run a:
## mac_unit
module mac_unit(input clk,en,clr,
                input [15:0]a,b,
                output [39:0]c);
wire [31:0]temp1;
mul_16x16 m1(clk,a,b,temp1);
accumulator a1(clk,en,clr,temp1,c);
endmodule
Size: about 1,600 cells after synthesis, about 170 flip-flops, roughly 75 I/O pins, roughly 16,000 um2 of cells after synthesis.
clock: 9.96 ns
lec_check: 0
cap_margin: 5
core_margin: 2
core_utilization: 68
cts_cluster_diameter: 29
cts_cluster_size: 86
max_routing_layer: met4
setup_slack_margin: 1.23
slew_margin: 20
tns_end_percent: 40
run.sh (not shown) runs the stock make flow with config.mk's settings and CLKGATE_MAP_FILE=.
To summarise run a: no stage aborted, but the layout did not pass its checks, failing on setup timing.
#### Input delta (run b over run a)
- swapping 5 for 20 in CAP_MARGIN
- clearing MAX_ROUTING_LAYER, which used to be met4
- clearing TNS_END_PERCENT, which used to be 40
- swapping 68 for 13 in CORE_UTILIZATION
- clearing CTS_CLUSTER_DIAMETER, which used to be 29
- clearing CTS_CLUSTER_SIZE, which used to be 86
- clearing SETUP_SLACK_MARGIN, which used to be 1.23
- swapping 9.96 for 19.7 in the clock period (ns, I/O delays scaled along)
Notes after the runs:
The higher data-path buffer share of cell area in the final layout of run a and run b is in run a. Number of non-clock buffers in the layout ends up higher on run a. Run b finished all stages; the layout is clean. Row number of nets in the finished design: run b lower / run a higher.

* * *

Starting RTL as in the previous note.
export LEC_CHECK = 0
export ABC_AREA = 1
export CAP_MARGIN = 20
export CORE_ASPECT_RATIO = 0.5
export CORE_MARGIN = 2
export CORE_UTILIZATION = 72
export CTS_CLUSTER_DIAMETER = 400
export CTS_CLUSTER_SIZE = 98
export HOLD_SLACK_MARGIN = 0.28
export PLACE_DENSITY = 0.36
export SETUP_SLACK_MARGIN = 1.54
export SLEW_MARGIN = 20
export TNS_END_PERCENT = 10
create_clock -name core_clock -period 6.57 [get_ports {clk}]
The first run completed and failed the layout checks on negative setup slack.
Next try:
- ABC_AREA: 1 -> default
- CORE_ASPECT_RATIO: 0.5 -> default
- CORE_UTILIZATION: 72 -> 37
- CTS_CLUSTER_DIAMETER: 400 -> default
- CTS_CLUSTER_SIZE: 98 -> default
- HOLD_SLACK_MARGIN: 0.28 -> default
- PLACE_DENSITY: 0.36 -> default
- SETUP_SLACK_MARGIN: 1.54 -> default
- TNS_END_PERCENT: 10 -> default
- clock period: 6.57 -> 13.5 ns (I/O delays scaled with it)
This time the run went through all stages and came out clean.
Via count is lower by a quarter to a third.
Cell area is lower by roughly a tenth.
Fmax is higher slightly.
Die area is higher by well over a third.
Non-clock buffer count is lower by 82.
Next try:
- CORE_UTILIZATION: 37 -> 40
- clock period: 13.5 -> 9.88 ns (I/O delays scaled with it)
Effect:
- The changed run completed and failed the layout checks on negative setup slack
- register-to-register slack degrades by 3.6 ns
- global-route usage goes up by 1.8 points
- design area goes up by 6.1%
- worst hold slack stays flat
- non-clock buffer count goes up by 78
- core utilization goes up by 6.4 points
- die area goes down by 7.4%
- worst setup slack degrades by 3.6 ns
Next try:
- CELL_PAD_IN_SITES_GLOBAL_PLACEMENT: default -> 1
- HOLD_SLACK_MARGIN: default -> 0.23
- PLACE_DENSITY_LB_ADDON: default -> 0.16
- clock period: 9.88 -> 13.5 ns (I/O delays scaled with it)
After rerunning: This time the run ran to the end with no violations. Wire length decreases slightly. Sequential cell count does not change. First-iteration DRC count shrinks slightly. Via count came out lower by a few percent. Worst setup slack gets better by 3.6 ns. Die size stays the same. Cell count drops by a few percent. Design area came out lower by a few percent.

* * *

cedar:
Starting RTL as in the previous note.
// mac_unit
module mac_unit(input clk,en,clr,
                input [15:0]a,b,
                output [39:0]c);
wire [31:0]temp1;
mul_16x16 m1(clk,a,b,temp1);
accumulator a1(clk,en,clr,temp1,c);
endmodule
Settings: LEC_CHECK=0, CAP_MARGIN=20, CORE_MARGIN=2, CORE_UTILIZATION=41, GPL_ROUTABILITY_DRIVEN=0, MAX_ROUTING_LAYER=met4, PLACE_DENSITY_LB_ADDON=0.11, SETUP_SLACK_MARGIN=2.69, SLEW_MARGIN=20; clock period 18.0 ns.
cedar completed end to end with timing, DRC and antenna clean.
Input changes introduced in pepper (baseline for comparison: cedar):
Settings: CORE_UTILIZATION: 41 -> 70; ABC_AREA: unset -> 1; PLACE_DENSITY_LB_ADDON: 0.11 -> unset; GPL_ROUTABILITY_DRIVEN: 0 -> unset; SETUP_SLACK_MARGIN: 2.69 -> 2.37; MAX_ROUTING_LAYER: met4 -> unset; the clock period (ns, I/O delays scaled along): 18.0 -> 13.6.
==> comparison <==
Between pepper and cedar, the fraction of the mapped netlist area in simple logic gates is lower for cedar.
Measured against pepper, the cell area of cedar comes out at 0.881 times the reference value.
Compared with cedar, in pepper die area -14,000 sq um; placed standard-cell area saw an increase.

* * *

## job 3772
Starting RTL as in the previous note.
## mac_unit
module mac_unit(input clk,en,clr,
                input [15:0]a,b,
                output [39:0]c);
clock: 11.3 ns
lec_check: 0
abc_area: 1
cap_margin: 5
cell_pad_in_sites_detail_placement: 0
cell_pad_in_sites_global_placement: 0
core_margin: 2
core_utilization: 72
cts_cluster_diameter: 103
cts_cluster_size: 34
gpl_routability_driven: 0
max_routing_layer: met4
place_density_lb_addon: 0.01
setup_slack_margin: -1.06
slew_margin: 30
| job 3772 | all stages done | FAIL | negative setup slack |
Input changes introduced in job 1906 (baseline for comparison: job 3772):
Settings: removing PLACE_DENSITY_LB_ADDON (formerly 0.01); changing CTS_CLUSTER_DIAMETER from 103 to 77; changing SETUP_SLACK_MARGIN from -1.06 to 2.39; setting PLACE_DENSITY to 0.63 for the first time; changing the clock period (ns, I/O delays scaled along) from 11.3 to 9.27.
Notes after the runs:
- Status job 1906: flow complete, layout not clean - negative setup slack
- Reported for job 3772 and job 1906, overall chip area turned out identical to the last digit.
- Going from job 3772 to job 1906, sequential share of layout area went down by 0.72 points, layout overhead on the synthesized area went up by 5.2 points.
- Compare job 3772 and job 1906 | number of antenna diodes higher: job 1906
- Job 1906 vs job 3772: total wire length after detailed routing up by a little under 10%
- Fraction of area in multi-input gates (lower): job 3772
- The lower number of optimization iterations in the first detailed-route pass came out of job 3772.
### job 1906 -> job 9197
Settings: SLEW_MARGIN: 30 -> 20; CTS_CLUSTER_DIAMETER: 77 -> unset; GPL_ROUTABILITY_DRIVEN: 0 -> unset; CAP_MARGIN: 5 -> 20; ABC_AREA: 1 -> unset; CELL_PAD_IN_SITES_GLOBAL_PLACEMENT: 0 -> unset; SETUP_SLACK_MARGIN: 2.39 -> unset; CELL_PAD_IN_SITES_DETAIL_PLACEMENT: 0 -> unset; PLACE_DENSITY: 0.63 -> unset; CTS_CLUSTER_SIZE: 34 -> unset; MAX_ROUTING_LAYER: met4 -> unset; the clock period (ns, I/O delays scaled along): 9.27 -> 9.89.
- In the flow results for job 1906 and job 9197, the fmax is larger on job 9197.
- Changes observed in job 9197 relative to job 1906: area added between synthesis and finish fell 0.42 points, simple-gate portion of the synthesized area fell 2.7 points, critical path depth fell 5.
- Although job 9197 finished all stages, its layout failed final checks on negative setup slack.
Setup changes, job 9197 to job 8253
Settings: ABC_AREA newly set to 1; CTS_CLUSTER_DIAMETER newly set to 396; CTS_CLUSTER_SIZE newly set to 99; PLACE_DENSITY newly set to 0.39; the clock period (ns, I/O delays scaled along) changed from 9.89 to 10.2.
Notes after the runs:
Job 9197 finished every stage; the final checks, however, were not passed, the failures being negative setup slack. What the final checks of job 8253 revealed, after a flow that finished every stage, was a layout that fails on negative setup slack. Final-layout clock buffer total: job 8253 and job 9197 compared, lower one is job 9197. Job 8253 vs job 9197, worst setup path startpoint: m1.m3.mu3.m3.clk_a[1]$_DFF_P_ vs m1.m2.mu2.m1.clk_b[0]$_DFF_P_. Compared with job 9197, job 8253 shows tally of non-filler cells in the final layout higher by about 33%. Number of failing setup endpoints in the final timing report shrinks by a little under 10% when moving from job 9197 to job 8253.
Changes in job 9262 relative to job 8253:
Settings: changing CTS_CLUSTER_DIAMETER from 396 to 400; changing CTS_CLUSTER_SIZE from 99 to 98; removing PLACE_DENSITY (formerly 0.39); setting CORE_ASPECT_RATIO to 0.5 for the first time; setting SETUP_SLACK_MARGIN to 1.54 for the first time; changing the clock period (ns, I/O delays scaled along) from 10.2 to 6.57.
==> results <==
Taking job 8253 as the reference point, the flop share of the area of job 9262 falls by 0.51 points. Changes observed in job 9262 relative to job 8253: smallest setup slack after layout lost 3.95 ns; design area picked up an extra 650 um^2; time the final worst path needs with I/O delays and setup picked up an extra 0.32 ns. Looking at job 8253 and job 9262, the flip-flop and latch area is a wash. Area after synthesis came out exactly the same in job 8253 and job 9262. Job 9262 -> stages 100% | layout checks FAIL | negative setup slack. Nothing crashed in job 8253 and all stages finished; the problem is that the final layout failed, the offending checks being negative setup slack. Count of plain and timing-repair buffers: job 9262 vs job 8253 up about 20%.

* * *

Starting RTL as in the previous note.
make LEC_CHECK=0 CAP_MARGIN=20 CORE_MARGIN=2 CORE_UTILIZATION=57 SETUP_SLACK_MARGIN=2.65 SLEW_MARGIN=20 finish   # period 9.96 ns
The first run finished but failed the layout checks on setup timing.
Then changed:
- ABC_AREA: default -> 1
- CORE_UTILIZATION: 57 -> 72
- CTS_CLUSTER_SIZE: default -> 98
- SETUP_SLACK_MARGIN: 2.65 -> default
- clock period: 9.96 -> 6.57 ns (I/O delays scaled with it)
The new run completed and failed the layout checks on setup timing.
Routed wire length rises by 39%.
Fmax is lower by 4.0%.
Then changed:
- CTS_CLUSTER_DIAMETER: default -> 218
- CTS_CLUSTER_SIZE: 98 -> 79
- PLACE_DENSITY_LB_ADDON: default -> 0.08
- clock period: 6.57 -> 11.7 ns (I/O delays scaled with it)
The new run produced a layout that fails on setup timing.
Fmax rose by 0.91%.
Design area falls by 4.0%.
Critical path depth does not change.
Then changed:
- ABC_AREA: 1 -> default
- CORE_UTILIZATION: 72 -> 40
- CTS_CLUSTER_DIAMETER: 218 -> default
- CTS_CLUSTER_SIZE: 79 -> default
- PLACE_DENSITY_LB_ADDON: 0.08 -> default
- clock period: 11.7 -> 13.5 ns (I/O delays scaled with it)
What happened: This time the run finished with timing, DRC and antenna clean. Cell area drops by 9.7%. Die area climbs by 61%. Hold slack hardly moves. Synthesized area drops by 9.4%. Fmax climbs by 0.46%. Via count drops by 31%. Clock-buffer cell count is unchanged. Routed wire length drops by 36%.
